==> trial 68 <==
## cordic_native
module cordic_native(
    I_rst_n,                 
    I_clk,                   
    I_init_phase,            
    I_change_phase,           
    I_inc_phase,             
    O_cos,                   
    O_sin                    
    );
==> flow/config.mk <==
export PLATFORM = sky130hd
export DESIGN_NAME = cordic_native
export DESIGN_NICKNAME = cordic_native
export VERILOG_FILES = /design/flow/design.v
export SDC_FILE = /design/flow/constraint.sdc
export NUM_CORES = 4
export LEC_CHECK = 0
export CAP_MARGIN = 20
export CORE_MARGIN = 2
export CORE_UTILIZATION = 72
export CTS_CLUSTER_SIZE = 32
export SETUP_SLACK_MARGIN = 0.51
export SLEW_MARGIN = 20
==> flow/constraint.sdc <==
create_clock -name core_clock -period 3.32 [get_ports {I_clk}]
set_input_delay 0.6640 -clock core_clock [delete_from_list [all_inputs] [get_ports {I_clk}]]
set_output_delay 0.6640 -clock core_clock [all_outputs]
set_load 0.01 [all_outputs]
run.sh (not shown) runs the stock make flow with config.mk's settings and CLKGATE_MAP_FILE=.
==> inputs of trial 10, as changes to trial 68 <==
CAP_MARGIN = 25   (was 20)
CORE_UTILIZATION = 40   (was 72)
CTS_CLUSTER_DIAMETER = 284   (was not set)
CTS_CLUSTER_SIZE = not set   (was 32)
MAX_ROUTING_LAYER = met4   (was not set)
PLACE_DENSITY_LB_ADDON = 0.15   (was not set)
SETUP_SLACK_MARGIN = not set   (was 0.51)
TNS_END_PERCENT = 75   (was not set)
==> flow/constraint.sdc (replaced) <==
create_clock -name core_clock -period 3.95 [get_ports {I_clk}]
set_input_delay 0.7900 -clock core_clock [delete_from_list [all_inputs] [get_ports {I_clk}]]
set_output_delay 0.7900 -clock core_clock [all_outputs]
set_load 0.01 [all_outputs]
==> results <==
	trial 68	trial 10
Well tap count	672	1176
Origin of the critical flop-to-flop path	cordic_sin_inst.R_sin_10[11]	cordic_sin_inst.R_sin_3[3]
Total wirelength of the detailed-routed design	138000 um	80300 um
Post-layout utilization of the core	92.5%	45.2%
Total met3 wirelength after detailed routing	15800 um	1830 um
Tool warnings	61	53
Buffer and inverter count on the worst path	0	3
Status	failed layout checks	timing/DRC/antenna clean
Layout check failures	negative setup slack	-
Largest fanout of any net on the critical path	4	7
Logic share of the area	58.4%	58.3%
Worst setup SP type	flip-flop	input pin
Slowest cell delay on critical path	1150 ps	490 ps
Worst path slowest cell	sky130_fd_sc_hd__nor3_1	sky130_fd_sc_hd__clkdlybuf4s50_1
Die Span X	228 um	304 um

==> v33 <==
Starting RTL as in the previous note.
// cordic_native
module cordic_native(
    I_rst_n,                 
    I_clk,                   
    I_init_phase,            
    I_change_phase,           
    I_inc_phase,             
    O_cos,                   
    O_sin                    
    );
clock: 3.95 ns
lec_check: 0
cap_margin: 25
cell_pad_in_sites_global_placement: 1
core_margin: 7
core_utilization: 69
cts_cluster_diameter: 236
cts_cluster_size: 43
hold_slack_margin: 0.16
max_routing_layer: met4
min_routing_layer: met1
place_density_lb_addon: 0.15
slew_margin: 25
tns_end_percent: 50
==> v34: changes against v33 <==
==> flow/config.mk (replaced) <==
export PLATFORM = sky130hd
export DESIGN_NAME = cordic_native
export DESIGN_NICKNAME = cordic_native
export VERILOG_FILES = /design/flow/design.v
export SDC_FILE = /design/flow/constraint.sdc
export NUM_CORES = 4
export LEC_CHECK = 0
export CAP_MARGIN = 20
export CORE_MARGIN = 2
export CORE_UTILIZATION = 72
export PLACE_DENSITY_LB_ADDON = 0.18
export SLEW_MARGIN = 20
==> flow/constraint.sdc (replaced) <==
create_clock -name core_clock -period 3.45 [get_ports {I_clk}]
set_input_delay 0.6900 -clock core_clock [delete_from_list [all_inputs] [get_ports {I_clk}]]
set_output_delay 0.6900 -clock core_clock [all_outputs]
set_load 0.01 [all_outputs]
==> CHANGELOG.md <==
### Implementation results

* X dimension of the die at 243 um
* First logged error message: [ERROR FLW-0024] Place density exceeds 1.0 (current PLACE_DENSITY_LB_ADDON =  0.15). Please check if the value of  PLACE_DENSITY_LB_ADDON is between 0 and 0.99.
* Core Box Area at 51500 um^2
* Height of the die at 243 um
* Fail Step: global placement without I/O (3_1_place_gp_skip_io)
* Effective utilization at floorplan at 0.701
* Run status: did not finish
That was v33.
==> CHANGELOG.md <==
### Metrics

* Run status: complete, no violations
* Setup slack of the worst register-to-register path at 110 ps
* X dimension of the die at 228 um
* Effective utilization at floorplan at 0.724
* Core Box Area at 49900 um^2
* Top layer used by detailed routing: met5
* Clk ins delay skew pair at 640 ps
That was v34.

==> inputs of run a <==
cordic_native again, from the RTL that the note above started with.
export LEC_CHECK = 0
export CAP_MARGIN = 10
export CELL_PAD_IN_SITES_DETAIL_PLACEMENT = 2
export CELL_PAD_IN_SITES_GLOBAL_PLACEMENT = 2
export CORE_ASPECT_RATIO = 1.92
export CORE_MARGIN = 9
export CORE_UTILIZATION = 66
export CTS_CLUSTER_DIAMETER = 226
export MAX_ROUTING_LAYER = met4
export PLACE_DENSITY_LB_ADDON = 0.2
export SETUP_SLACK_MARGIN = 1.37
export SLEW_MARGIN = 20
export TNS_END_PERCENT = 25
create_clock -name core_clock -period 7.3 [get_ports {I_clk}]
==> run b (differences from run a) <==
- CAP_MARGIN: 10 -> 15
- CELL_PAD_IN_SITES_DETAIL_PLACEMENT: 2 -> 0
- CORE_MARGIN: 9 -> 3
- GPL_ROUTABILITY_DRIVEN: not set -> 0
- HOLD_SLACK_MARGIN: not set -> 0.15
- MIN_ROUTING_LAYER: not set -> met2
- PLACE_DENSITY_LB_ADDON: 0.2 -> not set
==> run c (differences from run a) <==
- CAP_MARGIN: 10 -> 20
- CELL_PAD_IN_SITES_DETAIL_PLACEMENT: 2 -> not set
- CELL_PAD_IN_SITES_GLOBAL_PLACEMENT: 2 -> not set
- CORE_ASPECT_RATIO: 1.92 -> not set
- CORE_MARGIN: 9 -> 2
- CORE_UTILIZATION: 66 -> 68
- CTS_CLUSTER_DIAMETER: 226 -> 25
- CTS_CLUSTER_SIZE: not set -> 33
- MAX_ROUTING_LAYER: met4 -> not set
- PLACE_DENSITY_LB_ADDON: 0.2 -> not set
- SETUP_SLACK_MARGIN: 1.37 -> 1.15
- TNS_END_PERCENT: 25 -> not set
==> flow/constraint.sdc (replaced) <==
create_clock -name core_clock -period 4.33 [get_ports {I_clk}]
set_input_delay 0.8660 -clock core_clock [delete_from_list [all_inputs] [get_ports {I_clk}]]
set_output_delay 0.8660 -clock core_clock [all_outputs]
set_load 0.01 [all_outputs]
==> results <==
Area after synthesis is the same in run c and run a.
In run a the die area is larger than in run b, by 11%.
Run b never finished: it broke off in 3_1_place_gp_skip_io, error GPL-0301. Run c completed without violations. Run a ended with an error in 3_1_place_gp_skip_io with FLW-0024.
Synthesized cell count is the same in run c and run a.

==> inputs of run K <==
Starting RTL as in the previous note.
==> flow/design.v (excerpt) <==
module cordic_native(
    I_rst_n,                 
    I_clk,                   
    I_init_phase,            
    I_change_phase,           
    I_inc_phase,             
    O_cos,                   
    O_sin                    
    );
    input wire I_rst_n;
    input wire I_clk;
    input wire [14 - 1: 0] I_init_phase;
    input wire I_change_phase;
    input wire [14 - 1: 0] I_inc_phase;
    output reg [14 - 1: 0] O_cos;
    output reg [14 - 1: 0] O_sin;
    reg [14 - 1: 0] R_current_phase ;
    wire [14 - 1: 0] S_cos;
    wire [14 - 1: 0] S_sin;
    parameter DIR_FWD = 1'b0;
    parameter DIR_BAK = 1'b1;
    reg R_phase_dir ;
    reg R_cos_dir ;
    parameter MAX_PHASE = 14'd2047;
    parameter MIN_PHASE = -14'd2048;
    wire S_reach_top;  
    assign S_reach_top = (R_current_phase[14 - 1]==0)&&(R_current_phase + I_inc_phase > MAX_PHASE);
    wire S_reach_bottom;  
    assign S_reach_bottom = (R_current_phase[14 - 1]==1)&&(R_current_phase - I_inc_phase < MIN_PHASE);
    always@(posedge I_clk)
    begin
        if (I_rst_n == 0) R_phase_dir <= DIR_FWD;
        else begin
            if (R_phase_dir == DIR_FWD)
                if (S_reach_top) R_phase_dir <= DIR_BAK;
                else R_phase_dir <= DIR_FWD;
            else  
            begin
                if (S_reach_bottom) R_phase_dir <= DIR_FWD;
                else R_phase_dir <= DIR_BAK;
            end
        end
    end
    always @(posedge I_clk)
    begin
        if (I_rst_n == 0) R_current_phase <= I_init_phase;
  ...
Settings: LEC_CHECK=0, ABC_AREA=1, CAP_MARGIN=10, CORE_ASPECT_RATIO=1.12, CORE_MARGIN=2, CORE_UTILIZATION=72, CTS_CLUSTER_DIAMETER=313, CTS_CLUSTER_SIZE=15, MAX_ROUTING_LAYER=met5, PLACE_DENSITY_LB_ADDON=0.2, SLEW_MARGIN=20, TNS_END_PERCENT=90; clock period 2.75 ns.
==> inputs of run X, as changes to run K <==
- CAP_MARGIN: 10 -> 20
- CORE_ASPECT_RATIO: 1.12 -> default
- CORE_UTILIZATION: 72 -> 70
- CTS_CLUSTER_DIAMETER: 313 -> 340
- CTS_CLUSTER_SIZE: 15 -> default
- MAX_ROUTING_LAYER: met5 -> default
- PLACE_DENSITY: default -> 0.65
- PLACE_DENSITY_LB_ADDON: 0.2 -> default
- TNS_END_PERCENT: 90 -> default
==> flow/constraint.sdc (replaced) <==
create_clock -name core_clock -period 2.42 [get_ports {I_clk}]
set_input_delay 0.4840 -clock core_clock [delete_from_list [all_inputs] [get_ports {I_clk}]]
set_output_delay 0.4840 -clock core_clock [all_outputs]
set_load 0.01 [all_outputs]
==> summary of the runs <==
Run K completed, yet does not pass: negative setup slack. Run X died in global routing (GRT-0116).
Synthesized area is the same in run X and run K.
Die area: run K is smaller than run X (2.7%).
Synthesized cell count is the same in run X and run K.

==> job 7292 <==
Starting RTL as in the previous note.
// cordic_native
module cordic_native(
    I_rst_n,                 
    I_clk,                   
    I_init_phase,            
    I_change_phase,           
    I_inc_phase,             
    O_cos,                   
    O_sin                    
    );
export LEC_CHECK = 0
export CAP_MARGIN = 15
export CELL_PAD_IN_SITES_DETAIL_PLACEMENT = 0
export CELL_PAD_IN_SITES_GLOBAL_PLACEMENT = 2
export CORE_ASPECT_RATIO = 1.92
export CORE_MARGIN = 9
export CORE_UTILIZATION = 66
export CTS_CLUSTER_DIAMETER = 226
export GPL_ROUTABILITY_DRIVEN = 0
export HOLD_SLACK_MARGIN = 0.15
export MAX_ROUTING_LAYER = met4
export MIN_ROUTING_LAYER = met2
export PLACE_DENSITY = 0.79
export SETUP_SLACK_MARGIN = 1.37
export SLEW_MARGIN = 20
export TNS_END_PERCENT = 25
create_clock -name core_clock -period 7.3 [get_ports {I_clk}]
==> job 4314 (differences from job 7292) <==
- ABC_AREA: not set -> 1
- CAP_MARGIN: 15 -> 20
- CELL_PAD_IN_SITES_DETAIL_PLACEMENT: 0 -> not set
- CELL_PAD_IN_SITES_GLOBAL_PLACEMENT: 2 -> not set
- CORE_ASPECT_RATIO: 1.92 -> not set
- CORE_MARGIN: 9 -> 2
- CORE_UTILIZATION: 66 -> 72
- CTS_CLUSTER_DIAMETER: 226 -> not set
- GPL_ROUTABILITY_DRIVEN: 0 -> not set
- HOLD_SLACK_MARGIN: 0.15 -> not set
- MAX_ROUTING_LAYER: met4 -> not set
- MIN_ROUTING_LAYER: met2 -> not set
- PLACE_DENSITY: 0.79 -> not set
- PLACE_DENSITY_LB_ADDON: not set -> 0.18
- SETUP_SLACK_MARGIN: 1.37 -> -0.22
- TNS_END_PERCENT: 25 -> not set
==> flow/constraint.sdc (replaced) <==
create_clock -name core_clock -period 2.84 [get_ports {I_clk}]
set_input_delay 0.5680 -clock core_clock [delete_from_list [all_inputs] [get_ports {I_clk}]]
set_output_delay 0.5680 -clock core_clock [all_outputs]
set_load 0.01 [all_outputs]
==> qor summary <==
|  | job 4314 | job 7292 |
|---|---|---|
| Outcome | finished with violations | did not finish |
| Failing step | - | 3_1_place_gp_skip_io |
| Reasons for failing layout checks | setup timing | - |
| Starting utilization of the core area | 72.9% | 66.8% |
| Num rows | 83 | 118 |
| Number of nets at floorplan | 5,748 | 4,792 |
| Sequential area share after synthesis | 29.4% | 30.6% |
| Die extent in y | 232 µm | 342 µm |
| Adder-Cell Fraction of Synth Area | 18.7% | 19.4% |
| Die footprint | 53,900 µm² | 63,900 µm² |
| Synthesized area per cell | 7.23 µm² | 8.55 µm² |
| Most popular library cell in the synthesized design by count | sky130_fd_sc_hd__nand2_1 | sky130_fd_sc_hd__nor2_1 |
| Simple-gate portion of the synthesized area | 17.8% | 16.2% |
| Cell count listed in synth_stat.txt | 5,180 | 4,224 |
| Area reported by Yosys stat | 37,500 µm² | 36,100 µm² |

==> yarrow: inputs <==
cordic_native again, from the RTL that the note above started with.
## cordic_native
module cordic_native(
    I_rst_n,                 
    I_clk,                   
    I_init_phase,            
    I_change_phase,           
    I_inc_phase,             
    O_cos,                   
    O_sin                    
    );
make LEC_CHECK=0 ABC_AREA=1 CAP_MARGIN=15 CELL_PAD_IN_SITES_DETAIL_PLACEMENT=0 CELL_PAD_IN_SITES_GLOBAL_PLACEMENT=3 CORE_ASPECT_RATIO=0.91 CORE_MARGIN=3 CORE_UTILIZATION=23 CTS_CLUSTER_DIAMETER=255 GPL_ROUTABILITY_DRIVEN=0 MAX_ROUTING_LAYER=met4 MIN_ROUTING_LAYER=met2 PLACE_DENSITY=0.79 SLEW_MARGIN=10 TNS_END_PERCENT=50 finish   # period 3.27 ns
==> zinc (differences from yarrow) <==
CAP_MARGIN = 20   (was 15)
CELL_PAD_IN_SITES_DETAIL_PLACEMENT = not set   (was 0)
CELL_PAD_IN_SITES_GLOBAL_PLACEMENT = not set   (was 3)
CORE_ASPECT_RATIO = not set   (was 0.91)
CORE_MARGIN = 2   (was 3)
CORE_UTILIZATION = 70   (was 23)
CTS_CLUSTER_DIAMETER = not set   (was 255)
CTS_CLUSTER_SIZE = 36   (was not set)
GPL_ROUTABILITY_DRIVEN = not set   (was 0)
MAX_ROUTING_LAYER = not set   (was met4)
MIN_ROUTING_LAYER = not set   (was met2)
PLACE_DENSITY = 0.65   (was 0.79)
SLEW_MARGIN = 20   (was 10)
TNS_END_PERCENT = not set   (was 50)
==> flow/constraint.sdc (replaced) <==
create_clock -name core_clock -period 2.46 [get_ports {I_clk}]
set_input_delay 0.4920 -clock core_clock [delete_from_list [all_inputs] [get_ports {I_clk}]]
set_output_delay 0.4920 -clock core_clock [all_outputs]
set_load 0.01 [all_outputs]
==> quartz (differences from yarrow) <==
ABC_AREA = not set   (was 1)
CAP_MARGIN = 20   (was 15)
CELL_PAD_IN_SITES_DETAIL_PLACEMENT = not set   (was 0)
CELL_PAD_IN_SITES_GLOBAL_PLACEMENT = not set   (was 3)
CORE_ASPECT_RATIO = not set   (was 0.91)
CORE_MARGIN = 2   (was 3)
CORE_UTILIZATION = 50   (was 23)
CTS_CLUSTER_DIAMETER = not set   (was 255)
CTS_CLUSTER_SIZE = 88   (was not set)
GPL_ROUTABILITY_DRIVEN = not set   (was 0)
GPL_TIMING_DRIVEN = 1   (was not set)
MAX_ROUTING_LAYER = not set   (was met4)
MIN_ROUTING_LAYER = not set   (was met2)
PLACE_DENSITY = not set   (was 0.79)
SETUP_SLACK_MARGIN = 0.72   (was not set)
SLEW_MARGIN = 20   (was 10)
TNS_END_PERCENT = not set   (was 50)
==> flow/constraint.sdc (replaced) <==
create_clock -name core_clock -period 4.4 [get_ports {I_clk}]
set_input_delay 0.8800 -clock core_clock [delete_from_list [all_inputs] [get_ports {I_clk}]]
set_output_delay 0.8800 -clock core_clock [all_outputs]
set_load 0.01 [all_outputs]
==> pepper (differences from yarrow) <==
ABC_AREA = not set   (was 1)
CAP_MARGIN = 20   (was 15)
CELL_PAD_IN_SITES_DETAIL_PLACEMENT = not set   (was 0)
CELL_PAD_IN_SITES_GLOBAL_PLACEMENT = not set   (was 3)
CORE_ASPECT_RATIO = not set   (was 0.91)
CORE_MARGIN = 2   (was 3)
CORE_UTILIZATION = 40   (was 23)
CTS_CLUSTER_DIAMETER = not set   (was 255)
GPL_ROUTABILITY_DRIVEN = not set   (was 0)
MAX_ROUTING_LAYER = not set   (was met4)
MIN_ROUTING_LAYER = not set   (was met2)
PLACE_DENSITY = not set   (was 0.79)
SLEW_MARGIN = 20   (was 10)
TNS_END_PERCENT = not set   (was 50)
==> flow/constraint.sdc (replaced) <==
create_clock -name core_clock -period 5.0 [get_ports {I_clk}]
set_input_delay 1.0000 -clock core_clock [delete_from_list [all_inputs] [get_ports {I_clk}]]
set_output_delay 1.0000 -clock core_clock [all_outputs]
set_load 0.01 [all_outputs]
==> notes <==
quartz completed with no timing, DRC or antenna violations. yarrow produced a clean layout. zinc aborted during global routing (5_1_grt) with DPL-0038. pepper completed without violations. Critical path depth is the same in quartz and yarrow. The lowest wire length belongs to pepper, the highest to yarrow. Cell count: quartz < pepper < yarrow. Against zinc, the die size of quartz is larger by 34%. The lowest first-iteration DRC count belongs to pepper, the highest to yarrow. Non-clock buffer count, lowest first: pepper, quartz, yarrow. Sequential share of layout area: yarrow < pepper < quartz. Hold slack: quartz < yarrow < pepper. In quartz the clock skew is higher than in pepper, by 0.0031 ns.
==> figures <==
quantity                                                           pepper                      zinc        yarrow        quartz
Count of clock-net buffers in the final layout                         87                         -            99            93
Area delta synth->final                                            11.40%                         -        17.03%        11.05%
Antenna diodes                                                          0                         -             0             2
Tightest Pin Transition                                         0.9050 ns                         -     0.6066 ns     0.9530 ns
Final Net Count                                                     4,827                         -         5,910         4,847
Cts bufs inserted                                                      66                        59            73            67
Net Count, Synth                                                    4,792                     5,748         5,748         4,792
Yosys Instances                                                     4,224                     5,180         5,180         4,224
Outcome                                          timing/DRC/antenna clean    stopped before the end  timing/DRC/antenna clean  timing/DRC/antenna clean
Failing step                                                            -  global routing (5_1_grt)             -             -
Layout Cells excl Fill                                              5,488                         -         7,531         5,286
Synth Cell Area                                              0.03609 mm^2              0.03746 mm^2  0.03746 mm^2  0.03609 mm^2
Data arrival time at the worst-slack endpoint                     4.55 ns                         -       3.62 ns       4.07 ns
Antenna-violating nets left                                             0                         -             0             0
Relative slew slack                                                39.58%                         -        59.18%        36.46%
Tcrit/Tclk final                                                   80.53%                         -        91.94%        80.28%
Crit end category                                                    flop                         -          flop          flop
FF-to-FF path depth                                                    11                         -            12            13
Worst min-delay path endpoint                                   O_sin[13]                         -     O_sin[11]      O_sin[7]
Final Skew                                                     0.02495 ns                         -    0.03935 ns    0.02806 ns
Number of DRC violations after detailed-routing iteration 0         1,145                         -         4,723         1,270
